### run.sh
#!/bin/bash
# the make line also repeats each setting of config.mk as NAME=value (left out here)
make -C /OpenROAD-flow-scripts/flow DESIGN_CONFIG=/design/flow/config.mk WORK_HOME=/design/flow/orfs CLKGATE_MAP_FILE= finish
### design.v
module PE (
    input              clk,
    input              CIM_en,
    input              STDW,  
    input              STDR,  
    input        [5:0] STD_A,  
    input        [3:0] weight_in,  
    input      [255:0] act_in,  
    output reg   [3:0] weight_out,  
    output reg  [13:0] PSUM  
);
reg  [255:0] weight;  
integer i;
always @(posedge clk) begin
    for (i = 0; i < 64; i = i+1) begin
        if (STDW && STD_A == i) begin  
            weight[4*i+3 -: 4] <= weight_in;
        end
    end
end
always@(*) begin
    weight_out = 4'b0;
    PSUM = 14'b0;
    if (STDW) begin  
    end
    else if (STDR) begin  
        weight_out = weight[4*STD_A+3 -: 4];
    end
    else begin  
        if (CIM_en) begin
            for (i = 0; i < 64; i = i+1) begin
                PSUM = PSUM + weight[4*i+3 -: 4] * act_in[4*i+3 -: 4];  
            end
        end
    end
end
endmodule
### constraint.sdc
create_clock -name core_clock -period 16.0 [get_ports {clk}]
set_input_delay 3.2000 -clock core_clock [delete_from_list [all_inputs] [get_ports {clk}]]
set_output_delay 3.2000 -clock core_clock [all_outputs]
set_load 0.01 [all_outputs]
### config.mk
export PLATFORM = sky130hd
export DESIGN_NAME = PE
export DESIGN_NICKNAME = PE
export VERILOG_FILES = /design/flow/design.v
export SDC_FILE = /design/flow/constraint.sdc
export NUM_CORES = 4
export LEC_CHECK = 0
export CAP_MARGIN = 20
export CELL_PAD_IN_SITES_GLOBAL_PLACEMENT = 0
export CORE_ASPECT_RATIO = 1.57
export CORE_MARGIN = 2
export CORE_UTILIZATION = 72
export CTS_CLUSTER_SIZE = 50
export GPL_ROUTABILITY_DRIVEN = 1
export MAX_ROUTING_LAYER = met4
export PLACE_DENSITY_LB_ADDON = 0.0
export SETUP_SLACK_MARGIN = -2.0
export SLEW_MARGIN = 0
export TNS_END_PERCENT = 60
==> summary.txt, run 1 <==
Flow results.

- The maximum net fanout on the critical path is 3.
- The total die size is 67800 µm².
- In this run, post-CTS repair resized a total of 0 instances.
- The placement report lists the number of port buffers as 287.
- The script reports the combined buffer and inverter count of the critical path as 11.
- Dividing the detail-routed wire length by the instance count gives ~25 µm.
- Summed over all instances, the cell type with the most area after synthesis is fa_1.
- The final critical delay including setup and external delays is 16.69 ns.
- The data arrival time reported for the critical path is 13.49 ns.
- The number of synthesis warnings is 1.
- The portion of synthesized cell area occupied by the leading cell type is 0.424.
- Detailed routing inserted a total of 33169 vias.
- The clock slew seen by the registers of the worst setup and hold paths is 0.07 ns.
- The cell-mix breakdown from Yosys lists the XOR/XNOR area share as 0.00111.
- The first-pass GRT wire length is 217000 µm.
- For this run, global-route usage on met2 was measured as 0.755.
- The number of standard-cell rows in the floorplan is 117.
- The run did not pass the layout checks because of setup timing.
- The end point of the most critical hold path is weight[159]$_DFFE_PP_.
- The kind of end point of the critical path is an output pin.
- The number of cells in the yosys synthesis report is about 4400.
- At the floorplan stage, the core utilization is reported as 0.728.
- The number of nets in the synthesized netlist is between 6000 and 7000.
- The clock tree from TritonCTS is built.
- The number of top-level design ports is between 200 and 300.
- The required time of the critical path is ~13 ns.
- Synthesis produced a netlist whose cell count is 4352.
- The synthesis report lists the most area-consuming cells as fa_1 42%, edfxtp_1 16%, ha_1 14%, and2_1 9.8%, inv_1 9.5%.
- The post-placement setup slack is -0.647 ns.
- Looking at the clock tree report, the H-tree level count equals 1.
- The number of max-slew violations in the final report is 0.
- The worst slew margin relative to its limit is 0.210.
- Hold analysis shows the worst path with a depth of 1.
- The async set-or-reset flop fraction in the synthesized netlist is 0.
- The net count of the finished layout is 6640.
- The cell that appears most often on the critical path is fa_1.
- The number of iterations in the first detailed-routing pass is 8.
- Compared with the post-synthesis result, the final layout area differs by 13.1%.
- After clock tree synthesis, the setup repair step added 0 buffers.
- After detailed routing, the number of remaining DRC violations is 0.
- The part of the Yosys area used for sequential elements is 0.162.
- The met1 demand-to-capacity share in global routing is 0.471.
- The launch point of the worst min-delay path is recorded as weight_in[3].
- For this run, the slowest stage of the critical path takes 0.59 ns.
- Looking at the cell usage after synthesis, the top flip-flop cell is edfxtp_1.
- The clock sink total is 256.
- The number of inserted filler cells in the final layout is a little under 4000.
- CTS reports a maximum clock tree buffer depth of 3.
- The die is 209 µm wide.
- Post-route period utilization is reported as 1.04.
- The vertical die dimension reported for this design is approximately 330 µm.
- In the final timing run, aggregate negative setup slack is -3.34 ns.
- The global route stage reports its total congestion overflow as 0.
- The STA report counts the stages on the worst setup path as 32.
- By count the netlist is led by 1196 x inv_1, 1002 x fa_1, 742 x and2_1.
- Counting flops with a built-in enable in the synthesized netlist gives 256.
- Grouping stages by cell kind, the critical path spends the most delay in adder cells.
- The number of clock buffers inserted by TritonCTS is 27.
- Summed over all routing layers, the global router reports a total usage of 0.453.
- The global-route layer with the greatest usage is met2.
- The start-to-end type of the worst setup path is in2out.
- The via count of the first global-routing pass is 38641.
- On the critical path, the stage with the largest delay is an instance of fa_1.
- Before any placement, the netlist area is recorded as 47300 µm².
- The flow ran to the end, but the layout failed its checks.
- The number of warnings in the stage logs is 32.
- RePlAce ended its routability-driven mode at a weighted congestion of 1.03.
- The maximum number of pins on one net before global-route repair is 65.
- The last timing report of the flow puts the setup violation total at 8.
- Static timing analysis puts the maximum clock frequency at 59.9 MHz.
- In this run, the synthesized area fraction spent on adder and majority cells is recorded as 0.561.
- The synthesized-area fraction occupied by ao, oa, aoi and oai cells is 0.0102.
- Dividing the detail-routed via count by the number of cells gives 5.80.
- The prevailing logic family in the synthesized netlist is adder cells.
- The report counts max-capacitance violations totalling 0.
- In the Yosys stats the netlist draws on 38 distinct library cells.
- The area of the placeable core is 65000 µm².
- The type recorded for the worst min-delay path is in2reg.
- The number of antenna violations at the first check in global routing is 9.
- The synthesized flop and latch total is 256.
- Nets still carrying antenna violations after routing amount to 0.
- The total length of routed wires is 140000 µm.
- The multiplexer fraction of the synthesized cell area is 0.0300.
- The worst setup path is launched from an input pin.
- The half-perimeter wire length of the detailed placement result is 121000 µm.
- The clock root buffer is clkbuf_16.
- For this run, the chip area from Yosys synthesis comes to 47300 µm².
- The report puts the hold buffer count at CTS at 0.
- The met3 track demand over resource in global routing is 0.0666.
- The transition time recorded at the tightest slew-check pin is roughly 1.2 ns.
- The most critical setup path has its endpoint at PSUM[9].
- In the final report, the number of hold violations comes to 0.
- The source of the critical timing path is act_in[252].
- The post-layout worst setup margin is -0.690 ns.
- The most common cell in the netlist is inv_1.
- The synthesized area per cell is 10.9 µm².
- The post-synthesis simple-gate area fraction is 0.136.
- The number of DRC markers after the initial detailed-route iteration is 2250.
## stage by stage
step / utilization / instances / hold WS, ns / cell area [µm²]
finish: 0.823 / 5715 / 3.23 / 53500
global route: 0.823 / 5713 / 3.22 / 53500
CTS: 0.823 / 5703 / 3.20 / 53500
detailed placement: 0.810 / 5654 / 3.84 / 52600
global placement: 0.810 / 5654 / 3.83 / 52600
floorplan: - / 4352 / 3.30 / 47300
## layer usage
layer | part of all wire | routed length [µm]
met1 | 0.31 | 43800
met2 | 0.50 | 70300
met3 | 0.072 | 10200
met4 | 0.11 | 16100
met5 | 0 | 0
## cell type report
type                    instances  area, µm²  area share
inverters                    1196       4490      0.0839
repair buffers                502       4460      0.0834
diodes                         12       30.0    0.000561
multi-input cells            2867      34900       0.653
well taps                     833       1040      0.0195
clock inverters                19        168     0.00313
clock buffers                  30        687      0.0128
flip-flops and latches        256       7690       0.144
==> run 2, diff against run 1 <==
- CELL_PAD_IN_SITES_GLOBAL_PLACEMENT: 0 -> unset
- CORE_ASPECT_RATIO: 1.57 -> 1.42
- CORE_UTILIZATION: 72 -> 44
- CTS_CLUSTER_DIAMETER: unset -> 100
- CTS_CLUSTER_SIZE: 50 -> 94
- GPL_ROUTABILITY_DRIVEN: 1 -> unset
- GPL_TIMING_DRIVEN: unset -> 0
- MAX_ROUTING_LAYER: met4 -> unset
- PLACE_DENSITY: unset -> 0.37
- PLACE_DENSITY_LB_ADDON: 0.0 -> unset
- SETUP_SLACK_MARGIN: -2.0 -> unset
- SLEW_MARGIN: 0 -> 20
- TNS_END_PERCENT: 60 -> 15
- clock period: 16.0 -> 20.0 ns (I/O delays scaled with it)
==> run 2 against run 1 <==
Compared with the run above: now clean on timing, DRC and antenna; clock-buffer cell count decreased by 11; non-clock buffer count decreased by 180; design area decreased by 1.6%; critical endpoint is now PSUM[11]; synthesized cell count unchanged.
==> summary.txt, run 2 <==
Flow results.

- The run finished with no timing, DRC or antenna violations.
- The synthesized flop and latch total is 256 (unchanged).
- The required time of the critical path is 16.00 ns (+3.20 ns).
- The number of max-slew violations in the final report is 0 (unchanged).
- The met1 demand-to-capacity share in global routing is 0.352 (-0.119).
- The kind of end point of the critical path is an output pin.
- The cell at the slowest stage of the critical path is clkdlybuf4s50_1.
- The worst path arrival time was 14.51 ns (+1.02 ns).
- The final weighted congestion in routability-driven placement is 0.934 (-9.2%).
- The family of cells with the greatest summed delay on the critical path is adder cells.
- TritonCTS built the clock tree.
- The total length of routed wires is 153000 µm (+9.1%).
- The source of the critical timing path is act_in[176].
- The total negative setup slack is 0 ns (+3.34 ns).
- The most common cell in the netlist is inv_1.
- The die outline height is 395 µm (+21%).
- The delay of the slowest cell on the worst path is 0.64 ns (+0.05 ns).
- The total via count after detailed routing is 30428 (-8.3%).
- The overall overflow remaining after global route came to 0 (unchanged).
- The type recorded for the worst min-delay path is in2reg.
- The maximum number of pins on one net before global-route repair came to 38 (-42%).
- Among all flip-flop cells after synthesis, the most frequent one is edfxtp_1.
- The post-synthesis simple-gate area fraction was 0.136 (unchanged).
- The clock root buffer is clkbuf_16.
- The horizontal die size was 279 µm (+34%).
- The slew at the pin with the worst max-slew slack is 1.05 ns (-0.128 ns).
- The post-synthesis instance area is 47300 µm² (unchanged).
- The final worst hold slack was 3.81 ns (+0.584 ns).
- The cell with the most instances on the worst path is fa_1.
- The final instance area came to 52700 µm² (-1.6%).
- The number of antenna violations at the first check in global routing was 16 (+7).
- The count of buffer and inverter cells on the critical path came to 9 (-2).
- Setup repair after global routing left no endpoint under its margin.
- For hold timing, the worst endpoint is weight[175]$_DFFE_PP_.
- The async set-or-reset flop fraction in the synthesized netlist is 0 (unchanged).
- The chip area estimate from yosys synthesis was 47300 µm² (unchanged).
- The final count of hold timing violations is 0 (unchanged).
- The xor and xnor area share after synthesis is 0.00111 (unchanged).
- For reference, the top cells by count after synthesis are 1196 x inv_1, 1002 x fa_1, 742 x and2_1.
- The number of cells in the yosys synthesis report was 4352 (unchanged).
- The routing usage on met2 is 0.535 (-0.221).
- The final design utilization is 0.493 (-0.330).
- The number of gates resized after cts is 0 (unchanged).
- The maximum clock path buffer count is 3 (unchanged).
- The number of standard-cell rows in the floorplan is 143 (+22%).
- The worst setup path endpoint is PSUM[11].
- The adder-cell share of the synthesized area is 0.561 (unchanged).
- The number of warnings in the stage logs is 34 (+6.3%).
- The final count of negative-setup-slack endpoints is 0 (-8).
- Compared with the post-synthesis result, the final layout area differs by 11.3%.
- The hold-critical path depth came to 1 (unchanged).
- The post-layout worst setup margin is 1.49 ns (+2.19 ns).
- The number of design rule violations left after detail routing came to 0 (unchanged).
- The final critical delay including setup and external delays is 18.51 ns.
- The final cycle utilization of the critical path is 0.925 (-0.118).
- The via count of the first global-routing pass came to 34294 (-11%).
- The maximum clock frequency is 54.0 MHz.
- The met3 track demand over resource in global routing is 0.0279 (-0.0387).
- The number of vias per cell after detailed routing is 5.03 (-13%).
- The number of synthesis warnings is 1 (unchanged).
- The maximum net fanout on the critical path is 4 (+1).
- The global router's overall resource usage is 0.290 (-0.163).
- The detail-routed net length per standard cell is 25.3 µm (+3.0%).
- The number of nets in the synthesized netlist came to 6142 (unchanged).
- The count of antenna-violating nets left after detailed routing is 0 (unchanged).
- The total stage count of the critical path was 30 (-6.3%).
- The count of input and output buffers is 285 (-0.70%).
- The number of enable-type register cells in the synthesized netlist was 256 (unchanged).
- Sorting the Yosys area breakdown by cell type puts at the top fa_1.
- The maximum level of the CTS H-tree is 1 (unchanged).
- The prevailing logic family in the synthesized netlist is adder cells.
- The clock slew seen by the registers of the worst setup and hold paths is 0.10 ns (+0.03 ns).
- The part of the Yosys area used for sequential elements is 0.162 (unchanged).
- The start-to-end type of the worst setup path is in2out.
- The post-cts hold-fix buffer tally is 0 (unchanged).
- The number of DRC markers after the initial detailed-route iteration is 1671 (-26%).
- The initial standard-cell utilization of the core is 0.443 (-0.285).
- The number of library cell types mapped by synthesis came to 38 (unchanged).
- The half-perimeter wire length of the detailed placement result is 135000 µm (+12%).
- The number of iterations in the first detailed-routing pass is 5 (-3).
- The number of clock buffers inserted by TritonCTS is 19 (-30%).
- The net count of the finished layout is 6452 (-2.8%).
- The total die size came to 110000 µm² (+62%).
- The synthesized-area fraction occupied by ao, oa, aoi and oai cells is 0.0102 (unchanged).
- The instance area after placement is 52000 µm² (-1.2%).
- The synthesized area per cell was 10.9 µm² (unchanged).
- Per the hold report, the tightest min-delay path originates at weight_in[3].
- The max capacitance violation total is 0 (unchanged).
- The multiplexer fraction of the synthesized cell area came to 0.0300 (unchanged).
- The first-pass GRT wire length was 227000 µm (+4.6%).
- The area of the placeable core is 107000 µm² (+64%).
- The post-placement setup slack is 1.45 ns (+2.10 ns).
- The worst slew margin relative to its limit is 0.296 (+0.0854).
- The synthesized instance count is 4352 (unchanged).
- Sorting the synthesized cells by area gives the leading types as fa_1 42%, edfxtp_1 16%, ha_1 14%, and2_1 9.8%, inv_1 9.5%.
- The nature of the critical path startpoint is an input pin.
- The global-route layer with the greatest usage is met2.
- The number of top-level design ports was 288 (unchanged).
- The clock sink total is 256 (unchanged).
- The buffers inserted during post-CTS setup optimization is 0 (unchanged).
- The portion of synthesized cell area occupied by the leading cell type is 0.424 (unchanged).
-- run 2: final cells by class --
cell class | instances | area [µm²]
tap | 1377 | 1720
inverter | 1196 | 4490
clock buffer | 19 | 475
fill | 10086 | 54200
multi-input combinational | 2867 | 34900
clock inverter | 14 | 164
buffer | 33 | 205
sequential | 256 | 7690
timing repair buffer | 289 | 2970
antenna | 2 | 5.00
-- run 2: stage by stage --
stage | cells
after floorplan | 4352
after global placement | 6014
after detailed placement | 6018
after CTS | 6051
after global routing | 6051
final | 6053
-- run 2: routing by layer --
layer | up-vias | wire, µm | part of all wire
li1 | 13611 | - | -
met1 | 15962 | 59400 | 0.39
met2 | 645 | 81800 | 0.53
met3 | 186 | 5730 | 0.037
met4 | 24 | 6040 | 0.039
met5 | - | 138 | 0.00090
==> run 3, diff against run 2 <==
- CAP_MARGIN: 20 -> 0
- CORE_ASPECT_RATIO: 1.42 -> unset
- CORE_UTILIZATION: 44 -> 72
- CTS_CLUSTER_DIAMETER: 100 -> unset
- CTS_CLUSTER_SIZE: 94 -> 80
- GPL_TIMING_DRIVEN: 0 -> unset
- HOLD_SLACK_MARGIN: unset -> -0.09
- MAX_ROUTING_LAYER: unset -> met4
- PLACE_DENSITY: 0.37 -> unset
- PLACE_DENSITY_LB_ADDON: unset -> 0.01
- SETUP_SLACK_MARGIN: unset -> 2.71
- TNS_END_PERCENT: 15 -> 40
- clock period: 20.0 -> 10.3 ns (I/O delays scaled with it)
==> run 3 against run 2 <==
Compared with the run above: now fails the layout checks on setup timing; non-clock buffer count rose by 474; routed wire length rose by 6.2%; largest cell class unchanged.
==> summary.txt, run 3 <==
Flow results.

- The number of cells in the yosys synthesis report was 4352 (unchanged).
- The worst setup path is of the in2out kind.
- By instance count, the cell type seen most on the critical path is fa_1.
- The count of buffer and inverter cells on the critical path is 8 (-1).
- The xor and xnor area share after synthesis is 0.00111 (unchanged).
- The maximum level of the CTS H-tree is 2 (+1).
- The number of synthesis warnings is 1 (unchanged).
- The number of standard-cell rows in the floorplan came to 93 (-35%).
- The adder-cell share of the synthesized area is 0.561 (unchanged).
- The async set-or-reset flop fraction in the synthesized netlist came to 0 (unchanged).
- The number of top-level design ports came to 288 (unchanged).
- The number of design rule violations left after detail routing came to 0 (unchanged).
- The maximum clock path buffer count is 3 (unchanged).
- The half-perimeter wire length of the detailed placement result is 126000 µm (-7.2%).
- The number of max-slew violations in the final report is 0 (unchanged).
- The worst setup path endpoint is PSUM[12].
- The final count of negative-setup-slack endpoints is 13 (+13).
- The synthesized-area fraction occupied by ao, oa, aoi and oai cells is 0.0102 (unchanged).
- The number of warnings in the stage logs is 35 (+2.9%).
- The number of clock buffers inserted by TritonCTS is 35 (+16).
- The final cycle utilization of the critical path is 1.32 (+0.394).
- The number of vias per cell after detailed routing came to 6.09 (+21%).
- Setup repair after global routing could not meet its margin everywhere.
- The number of DRC markers after the initial detailed-route iteration is 4229 (+150%).
- The total die size is 67800 µm² (-39%).
- The flow measured a signed area growth from synthesis to layout of 19.6%.
- The post-layout worst setup margin is -3.29 ns (-4.78 ns).
- The slowest stage of the critical path is the fa_1 cell.
- The initial standard-cell utilization of the core is 0.731 (+0.288).
- The multiplexer fraction of the synthesized cell area is 0.0300 (unchanged).
- The final instance area is 56600 µm² (+7.5%).
- The source of the critical timing path is act_in[65].
- For reference, the top cells by count after synthesis are 1196 x inv_1, 1002 x fa_1, 742 x and2_1.
- The clock root buffer is clkbuf_16.
- The prevailing logic family in the synthesized netlist is adder cells.
- The maximum number of pins on one net before global-route repair is 65 (+71%).
- The global router's overall resource usage was 0.502 (+0.212).
- The part of the Yosys area used for sequential elements is 0.162 (unchanged).
- The library cell occupying the most area in the post-synthesis netlist is fa_1.
- The post-placement setup slack was -3.79 ns (-5.24 ns).
- The end point of the most critical hold path is weight[169]$_DFFE_PP_.
- The post-synthesis simple-gate area fraction is 0.136 (unchanged).
- The synthesized instance count is 4352 (unchanged).
- The number of nets in the synthesized netlist is 6142 (unchanged).
- The max capacitance violation total is 0 (unchanged).
- The portion of synthesized cell area occupied by the leading cell type came to 0.424 (unchanged).
- The total via count after detailed routing is 36916 (+21%).
- The clock slew seen by the registers of the worst setup and hold paths is 0.05 ns (-0.05 ns).
- The class of the tightest hold or removal check is in2reg.
- The delay of the slowest cell on the worst path is 0.75 ns (+0.11 ns).
- The required time of the critical path is 8.24 ns (-7.76 ns).
- The overall overflow remaining after global route is 0 (unchanged).
- The total negative setup slack was -33.67 ns (-33.67 ns).
- The number of antenna violations at the first check in global routing is 20 (+4).
- The instance area after placement is 54800 µm² (+5.4%).
- The final count of hold timing violations came to 0 (unchanged).
- The first-pass GRT wire length is 239000 µm (+5.3%).
- The chip area estimate from yosys synthesis is 47300 µm² (unchanged).
- Looking at hold timing, the worst path starts from weight_in[1].
- The net count of the finished layout is 6942 (+7.6%).
- The synthesized flop and latch total was 256 (unchanged).
- The hold-critical path depth is 1 (unchanged).
- The via count of the first global-routing pass is 41438 (+21%).
- The area of the placeable core came to 64700 µm² (-39%).
- The run did not pass the layout checks because of setup timing.
- The count of antenna-violating nets left after detailed routing is 0 (unchanged).
- The clock sink total is 256 (unchanged).
- The die outline height is 260 µm (-34%).
- The total stage count of the critical path is 28 (-6.7%).
- The horizontal die size is 260 µm (-6.7%).
- The total length of routed wires is 163000 µm (+6.2%).
- Per the synth stats, the flop cell with the highest instance count is edfxtp_1.
- For the finished layout, the period the worst path requires is 13.59 ns.
- The kind of cell with the highest combined delay along the critical path is adder cells.
- Based on the critical path, the design can be clocked at up to 73.6 MHz.
- The detail-routed net length per standard cell is 26.8 µm (+6.0%).
- The number of iterations in the first detailed-routing pass is 8 (+3).
- The synthesized area per cell is 10.9 µm² (unchanged).
- The count of input and output buffers is 287 (+0.70%).
- The worst slew margin relative to its limit came to 0.211 (-0.0850).
- The number of enable-type register cells in the synthesized netlist is 256 (unchanged).
- The post-synthesis instance area is 47300 µm² (unchanged).
- Among all cell types in the netlist, the one instantiated most often is inv_1.
- In the post-synthesis netlist, the biggest area contributors are fa_1 42%, edfxtp_1 16%, ha_1 14%, and2_1 9.8%, inv_1 9.5%.
- The slew at the pin with the worst max-slew slack is 1.18 ns (+0.126 ns).
- STA classifies the critical path startpoint as an input pin.
- The run finished, with violations left.
- The final weighted congestion in routability-driven placement is 1.06 (+13%).
- The worst path arrival time was 11.53 ns (-2.98 ns).
- The worst setup path is captured at an output pin.
- The maximum net fanout on the critical path is 4 (unchanged).
- The number of library cell types mapped by synthesis is 38 (unchanged).
- The clock tree from TritonCTS is built.
[run 3: metrics by stage]
stage	util	hold WS [ns]	std cells
2_1_floorplan	-	2.16	4352
3_3_place_gp	0.847	2.65	5958
3_5_place_dp	0.847	2.65	5959
4_1_cts	0.872	2.05	6028
5_1_grt	0.875	2.07	6056
6_report	0.875	2.06	6062
[run 3: what timing repair did]
action                                  4_1_cts  5_1_grt
gates resized                               729      204
pin swaps                                   241      150
endpoints found under the setup margin       14       14
hold buffers                                  0        0
setup buffers                                 6        5
[run 3: layout make-up]
type / instances / area [µm²]
tap: 855 / 1070
clock inverter: 20 / 179
clock buffer: 43 / 948
multi-input combinational: 2867 / 35900
inverter: 1196 / 4490
sequential: 256 / 7690
fill: 3111 / 8090
antenna: 29 / 72.6
timing repair buffer: 796 / 6240
[run 3: routing by layer]
metal,track usage,up-vias,part of all wire
met3,0.128,1045,0.12
li1,-,14654,-
met5,-,-,0
met4,0.357,0,0.096
met1,0.578,18168,0.32
met2,0.772,3049,0.46
==> run 4, diff against run 3 <==
- CELL_PAD_IN_SITES_GLOBAL_PLACEMENT: unset -> 0
- CORE_ASPECT_RATIO: unset -> 1.57
- CTS_CLUSTER_DIAMETER: unset -> 28
- CTS_CLUSTER_SIZE: 80 -> 50
- GPL_ROUTABILITY_DRIVEN: unset -> 1
- HOLD_SLACK_MARGIN: -0.09 -> unset
- PLACE_DENSITY: unset -> 0.63
- PLACE_DENSITY_LB_ADDON: 0.01 -> unset
- SETUP_SLACK_MARGIN: 2.71 -> 0.87
- SLEW_MARGIN: 20 -> 0
- TNS_END_PERCENT: 40 -> 60
- clock period: 10.3 -> 14.8 ns (I/O delays scaled with it)
==> run 4 against run 3 <==
Compared with the run above: still fails the layout checks on setup timing; design area decreased by 3.4%; highest routed layer unchanged.
==> summary.txt, run 4 <==
Flow results.

- The slew at the pin with the worst max-slew slack is 1.24 ns (+0.0598 ns).
- The count of placed standard cells including taps is 5658 (-5.1%).
- The delay of the slowest cell on the worst path is 0.66 ns (-0.09 ns).
- The end point of the most critical hold path is weight[171]$_DFFE_PP_.
- The detail-routed net length per standard cell is 26.0 µm (-2.9%).
- Failing layout checks were recorded as setup timing.
- The part of the Yosys area used for sequential elements was 0.162 (unchanged).
- The post-synthesis instance area is 47300 µm² (unchanged).
- Setup repair after global routing could not meet its margin everywhere.
- The xor and xnor area share after synthesis is 0.00111 (unchanged).
- The total via count after detailed routing is 34431 (-6.7%).
- For reference, the top cells by count after synthesis are 1196 x inv_1, 1002 x fa_1, 742 x and2_1.
- The total stage count of the critical path was 28 (unchanged).
- The final weighted congestion in routability-driven placement came to 1.04 (-2.0%).
- The worst path arrival time is 12.33 ns (+0.80 ns).
- STA classifies the critical path endpoint as an output pin.
- The final count of negative-setup-slack endpoints is 9 (-4).
- The maximum level of the CTS H-tree was 2 (unchanged).
- The post-placement setup slack is -1.03 ns (+2.75 ns).
- The post-cts hold-fix buffer tally is 0 (unchanged).
- The largest total area in the synthesized netlist belongs to fa_1.
- The root buffer cell chosen for the clock tree is clkbuf_16.
- The final worst hold slack came to 3.20 ns (+1.14 ns).
- The worst slew margin relative to its limit came to 0.171 (-0.0395).
- The number of enable-type register cells in the synthesized netlist is 256 (unchanged).
- The final critical delay including setup and external delays is 15.29 ns.
- The portion of synthesized cell area occupied by the leading cell type came to 0.424 (unchanged).
- The final non-filler cell total is 5783 (-4.6%).
- The count of input and output buffers is 287 (unchanged).
- The synthesized flop and latch total is 256 (unchanged).
- The number of cells in the yosys synthesis report is 4352 (unchanged).
- The hold-critical path depth came to 2 (+1).
- The final cycle utilization of the critical path came to 1.03 (-0.286).
- The max capacitance violation total is 0 (unchanged).
- The first-pass GRT wire length is 228000 µm (-4.4%).
- The number of DRC markers after the initial detailed-route iteration was 3005 (-29%).
- The die outline height is 325 µm (+25%).
- The cell that appears most often on the critical path is fa_1.
- The overall overflow remaining after global route is 0 (unchanged).
- In this build the clock could be raised as far as approximately 65 MHz.
- The total length of routed wires is 151000 µm (-7.4%).
- The family of cells with the greatest summed delay on the critical path is adder cells.
- The adder-cell share of the synthesized area came to 0.561 (unchanged).
- The class of the tightest hold or removal check is in2reg.
- The synthesized-area fraction occupied by ao, oa, aoi and oai cells is 0.0102 (unchanged).
- The async set-or-reset flop fraction in the synthesized netlist is 0 (unchanged).
- The number of library cell types mapped by synthesis is 38 (unchanged).
- The number of vias per cell after detailed routing is 5.95 (-2.2%).
- The number of top-level design ports is 288 (unchanged).
- The cell at the slowest stage of the critical path is fa_2.
- Among all flip-flop cells after synthesis, the most frequent one is edfxtp_1.
- The number of standard-cell rows in the floorplan is 117 (+26%).
- The number of iterations in the first detailed-routing pass is 6 (-2).
- The synthesized area per cell was 10.9 µm² (unchanged).
- The required time of the critical path is 11.84 ns (+3.60 ns).
- The maximum number of pins on one net before global-route repair is 65 (unchanged).
- The synthesized instance count is 4352 (unchanged).
- The clock tree from TritonCTS is built.
- The source of the critical timing path is act_in[10].
- The number of warnings in the stage logs is 37 (+5.7%).
- By area the synthesized netlist is led by fa_1 42%, edfxtp_1 16%, ha_1 14%, and2_1 9.8%, inv_1 9.5%.
- The maximum clock path buffer count was 3 (unchanged).
- The multiplexer fraction of the synthesized cell area is 0.0300 (unchanged).
- The post-synthesis simple-gate area fraction came to 0.136 (unchanged).
- The via count of the first global-routing pass is 39746 (-4.1%).
- The worst setup path is launched from an input pin.
- The horizontal die size came to 209 µm (-20%).
- The maximum net fanout on the critical path was 2 (-2).
- The chip area estimate from yosys synthesis is 47300 µm² (unchanged).
- The total negative setup slack was -3.03 ns (+30.64 ns).
- The capture point of the critical path was reported as PSUM[13].
- The clock slew seen by the registers of the worst setup and hold paths is 0.05 ns (about the same).
- The number of clock buffers inserted by TritonCTS was 45 (+29%).
- The clock sink total came to 256 (unchanged).
- The number of max-slew violations in the final report came to 0 (unchanged).
- The synthesis run identifies the leading combinational cell family as adder cells.
- In the setup report, the worst path falls into the class in2out.
- The most common cell in the netlist is inv_1.
- The initial standard-cell utilization of the core is 0.728 (-0.00338).
- The area of the placeable core is 65000 µm² (+0.46%).
- The final count of hold timing violations was 0 (unchanged).
- The synthesis-to-layout area growth is 15.6%.
- The number of antenna violations at the first check in global routing was 25 (+25%).
- The run finished, with violations left.
- The launch point of the worst hold path is weight_in[3].
- The number of inserted filler cells in the final layout is 3602 (+16%).
- The half-perimeter wire length of the detailed placement result was 122000 µm (-2.8%).
- The net count of the finished layout is 6673 (-3.9%).
- The total die size was 67800 µm² (about the same).
- The number of nets in the synthesized netlist is 6142 (unchanged).
- The number of synthesis warnings is 1 (unchanged).
- The count of buffer and inverter cells on the critical path was 7 (-1).
- The global router's overall resource usage is 0.481 (-0.0205).
- The number of design rule violations left after detail routing is 0 (unchanged).
- The post-layout worst setup margin is -0.490 ns (+2.80 ns).
- The count of antenna-violating nets left after detailed routing was 0 (unchanged).
==> run 4: layout make-up <==
| type | count | area, µm² | area share |
|---|---|---|---|
| Timing Repair Buffer | 517 | 4350 | 0.0795 |
| Inverter | 1196 | 4490 | 0.0821 |
| Clock buffer | 47 | 1180 | 0.0215 |
| Tap cell | 833 | 1040 | 0.0191 |
| Antenna cell | 30 | 75.1 | 0.00137 |
| Clock inverter | 37 | 424 | 0.00776 |
| Sequential cell | 256 | 7690 | 0.141 |
| Multi-Input combinational cell | 2867 | 35400 | 0.648 |
==> run 4: per-layer routing <==
metal  global-route usage  wire (µm)  vias up
li1                     -          -    14107
met4                0.428      17300        0
met1                0.493      45400    17256
met3               0.0857      12400      895
met5                    -          0        -
met2                0.792      75400     2173
==> run 4: through the flow <==
step | instance area (µm²) | util
floorplan | 47400 | -
global placement | 52700 | 0.811
detailed placement | 52700 | 0.811
CTS | 54400 | 0.838
global route | 54700 | 0.841
finish | 54700 | 0.841
==> run 4: what timing repair did <==
action                                 4_1_cts  5_1_grt
setup buffers                                9        2
endpoints found under the hold margin        0        0
pin swaps                                  194       79
gates resized                              407      156
setup endpoints to repair                   12       12
==> run 5, diff against run 4 <==
- CAP_MARGIN: 0 -> 30
- CORE_ASPECT_RATIO: 1.57 -> 0.99
- CTS_CLUSTER_DIAMETER: 28 -> unset
- CTS_CLUSTER_SIZE: 50 -> 81
- HOLD_SLACK_MARGIN: unset -> 0.3
- PLACE_DENSITY: 0.63 -> unset
- PLACE_DENSITY_LB_ADDON: unset -> 0.01
- SETUP_SLACK_MARGIN: 0.87 -> 3.05
- SLEW_MARGIN: 0 -> 40
- TNS_END_PERCENT: 60 -> 40
- clock period: 14.8 -> 10.3 ns (I/O delays scaled with it)
==> run 5 against run 4 <==
Compared with the run above: still fails the layout checks on setup timing; design area is 3.2% higher; setup slack got worse by 2.5 ns; non-clock buffer count is 272 higher; first-iteration DRC count is 12% higher; synthesized cell count is the same.
==> summary.txt, run 5 <==
Flow results.

- The count of placed standard cells including taps is 5956 (+5.3%).
- The total stage count of the critical path is 31 (+11%).
- The total die size is 67800 µm² (about the same).
- The final cycle utilization of the critical path is 1.29 (+0.261).
- The flow ran to the end, but the layout failed its checks.
- The launch point of the worst hold path is weight_in[3].
- The number of synthesis warnings is 1 (unchanged).
- The synthesis stats list as the most numerous cell inv_1.
- Checking hold timing, the worst path is listed with class in2reg.
- The post-synthesis instance area is 47300 µm² (unchanged).
- The synthesized instance count was 4352 (unchanged).
- The async set-or-reset flop fraction in the synthesized netlist was 0 (unchanged).
- The final worst hold slack is 2.08 ns (-1.12 ns).
- The number of max-slew violations in the final report came to 0 (unchanged).
- The maximum clock path buffer count was 3 (unchanged).
- The smallest clock period supported by the final layout is computed as 13.33 ns.
- The worst path arrival time came to 11.27 ns (-1.06 ns).
- The final instance area is 56400 µm² (+3.2%).
- The worst setup path is launched from an input pin.
- The instance area after placement is 54800 µm² (+4.1%).
- The number of iterations in the first detailed-routing pass is 5 (-1).
- The final count of negative-setup-slack endpoints is 13 (+4).
- The part of the Yosys area used for sequential elements is 0.162 (unchanged).
- The maximum net fanout on the critical path came to 3 (+1).
- The number of DRC markers after the initial detailed-route iteration is 3368 (+12%).
- The adder-cell share of the synthesized area is 0.561 (unchanged).
- The number of cells in the yosys synthesis report is 4352 (unchanged).
- The die outline height was 259 µm (-20%).
- The detail-routed net length per standard cell came to 24.5 µm (-6.0%).
- The clock slew seen by the registers of the worst setup and hold paths came to 0.05 ns (about the same).
- Looking at the clock tree report, the root buffer type is clkbuf_16.
- The cell at the slowest stage of the critical path is fa_2.
- The portion of synthesized cell area occupied by the leading cell type is 0.424 (unchanged).
- The half-perimeter wire length of the detailed placement result is 122000 µm (about the same).
- The synthesized area per cell is 10.9 µm² (unchanged).
- The number of vias per cell after detailed routing is 5.80 (-2.6%).
- The post-synthesis simple-gate area fraction came to 0.136 (unchanged).
- The chip area estimate from yosys synthesis was 47300 µm² (unchanged).
- The hold-critical path depth is 1 (-1).
- The max capacitance violation total is 0 (unchanged).
- The worst setup path is captured at an output pin.
- The flow measured a signed area growth from synthesis to layout of 19.3%.
- The total via count after detailed routing is 35062 (+1.8%).
- The worst slew margin relative to its limit is 0.379 (+0.208).
- The total length of routed wires is 148000 µm (-1.7%).
- The overall overflow remaining after global route came to 0 (unchanged).
- The number of design rule violations left after detail routing is 0 (unchanged).
- The clock tree from TritonCTS is built.
- For reference, the top cells by area after synthesis are fa_1 42%, edfxtp_1 16%, ha_1 14%, and2_1 9.8%, inv_1 9.5%.
- Setup repair after global routing could not meet its margin everywhere.
- The area of the placeable core is 65000 µm² (about the same).
- OpenSTA lists the critical path endpoint as PSUM[11].
- The initial standard-cell utilization of the core is 0.727 (about the same).
- The delay of the slowest cell on the worst path was 0.58 ns (-0.08 ns).
- The number of library cell types mapped by synthesis was 38 (unchanged).
- The number of nets in the synthesized netlist came to 6142 (unchanged).
- The setup path with the least slack is of type in2out.
- The global router's overall resource usage came to 0.469 (-0.0119).
- The number of inserted filler cells in the final layout is 3266 (-9.3%).
- The post-cts hold-fix buffer tally was 0 (unchanged).
- The first-pass GRT wire length is 224000 µm (-1.6%).
- The xor and xnor area share after synthesis came to 0.00111 (unchanged).
- The via count of the first global-routing pass is 39711 (-0.088%).
- The final weighted congestion in routability-driven placement is 1.04 (+0.74%).
- The required time of the critical path is 8.24 ns (-3.60 ns).
- The final count of hold timing violations is 0 (unchanged).
- The end point of the most critical hold path is weight[175]$_DFFE_PP_.
- The number of warnings in the stage logs is 35 (-5.4%).
- The final non-filler cell total came to 6045 (+4.5%).
- Counting stages on the worst path, the most repeated cell is fa_1.
- The multiplexer fraction of the synthesized cell area is 0.0300 (unchanged).
- The number of antenna violations at the first check in global routing is 17 (-32%).
- The number of top-level design ports is 288 (unchanged).
- The maximum number of pins on one net before global-route repair is 65 (unchanged).
- The horizontal die size is 262 µm (+25%).
- The family of cells with the greatest summed delay on the critical path is adder cells.
- Counting instances in the post-synthesis netlist gives the leading cell types as 1196 x inv_1, 1002 x fa_1, 742 x and2_1.
- The clock sink total is 256 (unchanged).
- Of the combinational cells, the family taking the most area is adder cells.
- The synthesized-area fraction occupied by ao, oa, aoi and oai cells came to 0.0102 (unchanged).
- The source of the critical timing path is act_in[38].
- The maximum clock frequency is 75.0 MHz.
- The maximum level of the CTS H-tree is 2 (unchanged).
- The net count of the finished layout is 6936 (+3.9%).
- Failing layout checks were recorded as setup timing.
- The count of input and output buffers is 287 (unchanged).
- The most frequently used flop master after synthesis is edfxtp_1.
- The number of standard-cell rows in the floorplan came to 93 (-21%).
- The number of enable-type register cells in the synthesized netlist is 256 (unchanged).
- The number of clock buffers inserted by TritonCTS came to 36 (-20%).
- The synthesized flop and latch total is 256 (unchanged).
- The slew at the pin with the worst max-slew slack came to 0.929 ns (-0.311 ns).
- The library cell occupying the most area in the post-synthesis netlist is fa_1.
- The count of buffer and inverter cells on the critical path is 10 (+3).
- The count of antenna-violating nets left after detailed routing is 0 (unchanged).
- The post-layout worst setup margin is -3.03 ns (-2.54 ns).
- The final design utilization is 0.868 (+0.0266).
-- run 5: area by class of cell --
cell class	count	area, µm²	share of cell area
inverter	1196	4490	0.0795
tap	855	1070	0.0190
clock inverter	25	230	0.00408
antenna	20	50.0	0.000887
sequential	256	7690	0.136
multi-input combinational	2867	35700	0.632
clock buffer	37	926	0.0164
timing repair buffer	789	6320	0.112
-- run 5: through the flow --
step	setup TNS [ns]	setup WS [ns]
after floorplan	-19.00	-2.06
after global placement	-38.81	-3.65
after detailed placement	-40.28	-3.82
after CTS	-29.65	-2.95
after global routing	-33.07	-3.18
final	-31.08	-3.03
-- run 5: metal layers --
layer,GRT usage,part of all wire,vias up
li1,-,-,14627
met3,0.109,0.10,700
met2,0.731,0.47,2165
met1,0.548,0.34,17570
met4,0.308,0.082,0
met5,-,0,-
-- run 5: what timing repair did --
action | in CTS | in global routing
pin swaps | 267 | 129
setup endpoints to repair | 18 | 18
buffers inserted | 3 | 4
cloned | 0 | 0
resized | 672 | 144
==> run 6, diff against run 5 <==
- ABC_AREA: unset -> 1
- CAP_MARGIN: 30 -> 20
- CELL_PAD_IN_SITES_GLOBAL_PLACEMENT: 0 -> unset
- CORE_ASPECT_RATIO: 0.99 -> unset
- CTS_CLUSTER_DIAMETER: unset -> 96
- CTS_CLUSTER_SIZE: 81 -> 10
- GPL_ROUTABILITY_DRIVEN: 1 -> unset
- HOLD_SLACK_MARGIN: 0.3 -> unset
- MAX_ROUTING_LAYER: met4 -> unset
- PLACE_DENSITY: unset -> 0.74
- PLACE_DENSITY_LB_ADDON: 0.01 -> unset
- SETUP_SLACK_MARGIN: 3.05 -> 1.59
- SLEW_MARGIN: 40 -> 20
- TNS_END_PERCENT: 40 -> 5
- clock period: 10.3 -> 7.17 ns (I/O delays scaled with it)
==> run 6 against run 5 <==
Compared with the run above: still fails the layout checks on setup timing; design area increased by 2.8%; largest cell class unchanged; critical path type unchanged; setup slack got worse by 2.0 ns.
==> summary.txt, run 6 <==
Flow results.

- STA classifies the critical path endpoint as an output pin.
- The number of enable-type register cells in the synthesized netlist is 256 (unchanged).
- The half-perimeter wire length of the detailed placement result is 129000 µm (+6.0%).
- The maximum number of pins on one net before global-route repair is 120 (+85%).
- The number of nets in the synthesized netlist came to 7429 (+21%).
- A clean result was blocked by setup timing.
- The via count of the first global-routing pass is 43635 (+9.9%).
- In this run the worst hold path is classified as in2reg.
- The post-cts hold-fix buffer tally is 0 (unchanged).
- The number of top-level design ports came to 288 (unchanged).
- The most frequently used flop master after synthesis is edfxtp_1.
- The xor and xnor area share after synthesis is 0.000179 (-0.000931).
- Per STA, the startpoint of the critical path is act_in[120].
- The number of DRC markers after the initial detailed-route iteration is 4126 (+23%).
- The cell at the slowest stage of the critical path is clkdlybuf4s50_1.
- The family of cells with the greatest summed delay on the critical path is adder cells.
- The number of standard-cell rows in the floorplan is 95 (+2.2%).
- By count the netlist is led by 1948 x inv_1, 1707 x nand2_1, 1002 x fa_1.
- The number of design rule violations left after detail routing was 0 (unchanged).
- The number of max-slew violations in the final report is 0 (unchanged).
- The total length of routed wires was 157000 µm (+6.4%).
- The number of clock buffers inserted by TritonCTS was 31 (-14%).
- The number of vias per cell after detailed routing came to 5.51 (-5.0%).
- The count of input and output buffers came to 287 (unchanged).
- The worst slew margin relative to its limit is 0.161 (-0.218).
- The portion of synthesized cell area occupied by the leading cell type is 0.410 (-0.0134).
- The number of synthesis warnings is 1 (unchanged).
- The chip area estimate from yosys synthesis is 48900 µm² (+3.3%).
- The worst path arrival time is 10.78 ns (-0.49 ns).
- The count of buffer and inverter cells on the critical path is 10 (unchanged).
- Yosys shows that the main logic family after synthesis is adder cells.
- The count of placed standard cells including taps is 7306 (+23%).
- The initial standard-cell utilization of the core was 0.728 (about the same).
- The number of iterations in the first detailed-routing pass was 8 (+3).
- The maximum level of the CTS H-tree is 1 (-1).
- For this run the top cell type by instance count after synthesis was inv_1.
- The count of antenna-violating nets left after detailed routing is 0 (unchanged).
- TritonCTS built the clock tree.
- Setup repair after global routing could not meet its margin everywhere.
- The slew at the pin with the worst max-slew slack is 1.26 ns (+0.329 ns).
- The adder-cell share of the synthesized area is 0.543 (-0.0178).
- The part of the Yosys area used for sequential elements is 0.157 (-0.00515).
- The library cell occupying the most area in the post-synthesis netlist is fa_1.
- STA classifies the critical path startpoint as an input pin.
- The clock sink total is 256 (unchanged).
- Looking at hold timing, the worst path starts from weight_in[3].
- The final cycle utilization of the critical path is 1.70 (+0.409).
- The number of warnings in the stage logs is 39 (+11%).
- The total via count after detailed routing came to 40567 (+16%).
- The maximum clock frequency is just over 80 MHz.
- The total area of multi-input combinational cells is 33800 µm² (-5.3%).
- The synthesis report lists the most area-consuming cells as fa_1 41%, edfxtp_1 16%, inv_1 15%, ha_1 13%, nand2_1 13%.
- The synthesized flop and latch total is 256 (unchanged).
- The hold-critical path depth came to 2 (+1).
- The start-to-end type of the worst setup path is in2out.
- The synthesized instance count is 5639 (+30%).
- The die outline height is 265 µm (+2.1%).
- The number of cells in the yosys synthesis report is 5639 (+30%).
- The horizontal die size was 265 µm (+1.1%).
- The overall overflow remaining after global route is 0 (unchanged).
- The end point of the most critical hold path is weight[59]$_DFFE_PP_.
- The post-layout worst setup margin came to -5.05 ns (-2.01 ns).
- The synthesized-area fraction occupied by ao, oa, aoi and oai cells came to 0.00461 (-0.00560).
- The total stage count of the critical path is 31 (unchanged).
- The number of library cell types mapped by synthesis came to 21 (-45%).
- The global router's overall resource usage was 0.468 (-0.00187).
- The async set-or-reset flop fraction in the synthesized netlist is 0 (unchanged).
- The register area came to 7690 µm² (unchanged).
- The run finished, with violations left.
- The first-pass GRT wire length is 242000 µm (+7.8%).
- The post-synthesis instance area is 48900 µm² (+3.3%).
- The synthesized area per cell was 8.67 µm² (-20%).
- The final non-filler cell total is 7365 (+22%).
- Per STA, the endpoint of the critical path is PSUM[9].
- The detail-routed net length per standard cell is 21.4 µm (-13%).
- The maximum net fanout on the critical path is 3 (unchanged).
- The area of the placeable core is 67200 µm² (+3.2%).
- The root buffer cell chosen for the clock tree is clkbuf_16.
- The multiplexer fraction of the synthesized cell area is 0 (-0.0300).
- The final count of negative-setup-slack endpoints is 14 (+1).
- The final count of hold timing violations was 0 (unchanged).
- The maximum clock path buffer count is 3 (unchanged).
- The final weighted congestion in routability-driven placement came to 1.03 (-1.1%).
- The net count of the finished layout is 8266 (+19%).
- The post-synthesis simple-gate area fraction is 0.140 (+0.00414).
- The clock slew seen by the registers of the worst setup and hold paths is 0.07 ns (+0.02 ns).
- The number of antenna violations at the first check in global routing is 16 (-1).
- The synthesis-to-layout area growth is 18.7%.
- Counting stages on the worst path, the most repeated cell is fa_1.
- The total die size was 70000 µm² (+3.2%).
- The required time of the critical path came to 5.74 ns (-2.50 ns).
- The max capacitance violation total was 0 (unchanged).
- The post-placement setup slack is -5.36 ns (-1.54 ns).
- The final worst hold slack is 1.64 ns (-0.445 ns).
- The number of inserted filler cells in the final layout is 3670 (+12%).
- The final critical delay including setup and external delays is 12.22 ns.
- The delay of the slowest cell on the worst path is 0.60 ns (+0.02 ns).
-- run 6: metal layers --
layer | track usage | part of all wire | up-vias
met5 | 0 | 0.00058 | -
li1 | - | - | 17497
met3 | 0.144 | 0.14 | 672
met4 | 0.261 | 0.072 | 16
met2 | 0.725 | 0.45 | 2734
met1 | 0.591 | 0.35 | 19648
-- run 6: final cells by class --
type	instances	area share
clock inverters	7	0.00181
clock buffers	31	0.0134
inverters	1950	0.127
multi-input cells	3381	0.583
well taps	873	0.0188
repair buffers	856	0.124
flip-flops and latches	256	0.133
diodes	11	0.000475
-- run 6: timing repair --
item / in CTS / in global routing
pin swaps: 46 / 48
buffers inserted: 7 / 2
gates resized: 99 / 75
endpoints found under the setup margin: 18 / 17
-- run 6: stage by stage --
stage | setup TNS (ns) | utilization | area [µm²]
after floorplan | -40.36 | - | 48900
after global routing | -61.92 | 0.864 | 58000
after CTS | -57.75 | 0.861 | 57800
final | -58.94 | 0.864 | 58000
after global placement | -61.41 | 0.846 | 56800
after detailed placement | -63.39 | 0.846 | 56800
==> run 7, diff against run 6 <==
- CELL_PAD_IN_SITES_DETAIL_PLACEMENT: unset -> 2
- CELL_PAD_IN_SITES_GLOBAL_PLACEMENT: unset -> 0
- CORE_ASPECT_RATIO: unset -> 1.57
- CORE_UTILIZATION: 72 -> 16
- CTS_CLUSTER_DIAMETER: 96 -> 285
- CTS_CLUSTER_SIZE: 10 -> unset
- GPL_ROUTABILITY_DRIVEN: unset -> 1
- GPL_TIMING_DRIVEN: unset -> 0
- MAX_ROUTING_LAYER: unset -> met5
- MIN_ROUTING_LAYER: unset -> met2
- PLACE_DENSITY: 0.74 -> unset
- PLACE_DENSITY_LB_ADDON: unset -> 0.25
- SETUP_SLACK_MARGIN: 1.59 -> unset
- SLEW_MARGIN: 20 -> 0
- TNS_END_PERCENT: 5 -> 45
- clock period: 7.17 -> 31.1 ns (I/O delays scaled with it)
==> run 7 against run 6 <==
Compared with the run above: the run now finishes clean; flip-flop count is the same; sequential share of layout area fell by 0.080 points; via count up 27%; cell count grew 37%; area after synthesis unchanged; setup slack improved by 13 ns; critical path type unchanged; worst hold slack improved by 4.5 ns; global-route usage decreased by 23 points; critical endpoint unchanged; first-iteration DRC count is 100% higher.
==> summary.txt, run 7 <==
Flow results.

- The chip area estimate from yosys synthesis was 48900 µm² (unchanged).
- The clock slew seen by the registers of the worst setup and hold paths was 0.07 ns (about the same).
- The multiplexer fraction of the synthesized cell area is 0 (unchanged).
- The area of the placeable core was 304000 µm² (+350%).
- The net count of the finished layout came to 7764 (-6.1%).
- The synthesized instance count is 5639 (unchanged).
- The count of buffer and inverter cells on the critical path is 9 (-1).
- The number of top-level design ports is 288 (unchanged).
- The post-synthesis simple-gate area fraction is 0.140 (unchanged).
- The required time of the critical path is 24.88 ns (+19.14 ns).
- The maximum clock frequency is about 43 MHz.
- Per STA, the library cell used most along the worst path is fa_1.
- The portion of synthesized cell area occupied by the leading cell type came to 0.410 (unchanged).
- The post-layout worst setup margin came to 7.61 ns (+12.65 ns).
- The number of standard-cell rows in the floorplan is 254 (+170%).
- The async set-or-reset flop fraction in the synthesized netlist was 0 (unchanged).
- The post-cts hold-fix buffer tally is 0 (unchanged).
- The count of antenna-violating nets left after detailed routing is 0 (unchanged).
- The number of vias per cell after detailed routing is 5.08 (-7.8%).
- The worst setup path is captured at an output pin.
- The final weighted congestion in routability-driven placement is 1.03 (-0.57%).
- The part of the Yosys area used for sequential elements was 0.157 (unchanged).
- The routed length on met3 is 90200 µm (+320%).
- The overall overflow remaining after global route is 0 (unchanged).
- The number of warnings in the stage logs is 34 (-13%).
- The start-to-end type of the worst setup path is in2out.
- The final instance area came to 58400 µm² (+0.61%).
- After synthesis, the most frequently instantiated cells are 1948 x inv_1, 1707 x nand2_1, 1002 x fa_1.
- The worst path arrival time came to 17.27 ns (+6.49 ns).
- The total die size is 310000 µm² (+340%).
- The count of input and output buffers was 287 (unchanged).
- The global router's overall resource usage is 0.242 (-0.225).
- The class of the tightest hold or removal check is in2reg.
- The total stage count of the critical path came to 30 (-3.2%).
- The total via count after detailed routing is 51440 (+27%).
- The wire length on met1 came to 0 µm (-100%).
- The uppermost signal routing layer after detailed routing is met5.
- TritonCTS built the clock tree.
- The number of DRC markers after the initial detailed-route iteration is 8267 (+100%).
- Among all stages on the critical path, the largest delay is contributed by fa_1.
- The number of synthesis warnings was 1 (unchanged).
- The number of iterations in the first detailed-routing pass is 7 (-1).
- The synthesized area per cell is 8.67 µm² (unchanged).
- The maximum level of the CTS H-tree is 1 (unchanged).
- Per STA, the worst path accumulates the most delay in the family adder cells.
- The library cell occupying the most area in the post-synthesis netlist is fa_1.
- In this run the worst setup path terminates at PSUM[9].
- The via count of the first global-routing pass is 63405 (+45%).
- The initial standard-cell utilization of the core is 0.161 (-0.567).
- The number of nets in the synthesized netlist is 7429 (unchanged).
- The end point of the most critical hold path is weight[239]$_DFFE_PP_.
- The number of enable-type register cells in the synthesized netlist was 256 (unchanged).
- The horizontal die size is 445 µm (+68%).
- The maximum clock path buffer count came to 3 (unchanged).
- The launch point of the worst hold path is weight_in[3].
- The adder-cell share of the synthesized area is 0.543 (unchanged).
- The number of max-slew violations in the final report was 0 (unchanged).
- Looking at the clock tree report, the root buffer type is clkbuf_16.
- The synthesized flop and latch total is 256 (unchanged).
- The final count of negative-setup-slack endpoints came to 0 (-14).
- The final critical delay including setup and external delays is 23.49 ns.
- Yosys attributes the largest share of cell area to fa_1 41%, edfxtp_1 16%, inv_1 15%, ha_1 13%, nand2_1 13%.
- The synthesized-area fraction occupied by ao, oa, aoi and oai cells is 0.00461 (unchanged).
- The maximum number of pins on one net before global-route repair was 41 (-66%).
- The max capacitance violation total is 0 (unchanged).
- The nature of the critical path startpoint is an input pin.
- The total negative setup slack came to 0 ns (+58.94 ns).
- The most frequently used flop master after synthesis is edfxtp_1.
- The delay of the slowest cell on the worst path was 0.85 ns (+0.25 ns).
- The number of library cell types mapped by synthesis is 21 (unchanged).
- The synthesis-to-layout area growth is 19.4%.
- The final design utilization is 0.192 (-0.672).
- The count of placed standard cells including taps is 9898 (+35%).
- The number of gates resized after cts was 0 (-100%).
- The synthesis run identifies the leading combinational cell family as adder cells.
- The post-synthesis instance area is 48900 µm² (unchanged).
- The number of design rule violations left after detail routing is 0 (unchanged).
- The most common cell in the netlist is inv_1.
- The detail-routed net length per standard cell came to 24.3 µm (+14%).
- The worst slew margin relative to its limit came to 0.175 (+0.0138).
- The number of inserted filler cells in the final layout came to 35377 (+860%).
- The buffers inserted during post-CTS setup optimization came to 0 (-7).
- The final count of hold timing violations is 0 (unchanged).
- The post-placement setup slack was 7.69 ns (+13.05 ns).
- The slew at the pin with the worst max-slew slack came to 1.24 ns (-0.0207 ns).
- The number of clock buffers inserted by TritonCTS is 30 (-3.2%).
- The half-perimeter wire length of the detailed placement result is 203000 µm (+57%).
- The total length of routed wires is 246000 µm (+56%).
- The clock sink total is 256 (unchanged).
- The final non-filler cell total was 10124 (+37%).
- The number of cells in the yosys synthesis report came to 5639 (unchanged).
- Setup repair after global routing left no endpoint under its margin.
- The source of the critical timing path is act_in[245].
- The die outline height is 696 µm (+160%).
- The flow ran to the end and the layout has no timing, DRC or antenna violations.
- The xor and xnor area share after synthesis is 0.000179 (unchanged).
- The instance area after placement was 56800 µm² (about the same).
- The final cycle utilization of the critical path is 0.755 (-0.948).
- The final worst hold slack is 6.10 ns (+4.46 ns).
- The first-pass GRT wire length is 341000 µm (+41%).
- The number of antenna violations at the first check in global routing is 15 (-1).
- The hold-critical path depth came to 1 (-1).
- The met2 wire length was 134000 µm (+91%).
- The maximum net fanout on the critical path is 4 (+1).
run 7: layer usage:
metal | GRT usage | vias up
met5 | 0.0724 | -
met4 | 0.0559 | 44
met3 | 0.286 | 1314
met2 | 0.311 | 14861
met1 | - | 18615
li1 | - | 16606
run 7: area by class of cell:
type / instances / area (µm²) / area share
plain buffers: 52 / 235 / 0.00403
clock inverters: 22 / 213 / 0.00364
diodes: 159 / 398 / 0.00682
flip-flops and latches: 256 / 7690 / 0.132
clock buffers: 33 / 762 / 0.0131
well taps: 3968 / 4960 / 0.0851
multi-input cells: 3381 / 33600 / 0.576
inverters: 1950 / 7320 / 0.125
repair buffers: 303 / 3160 / 0.0541
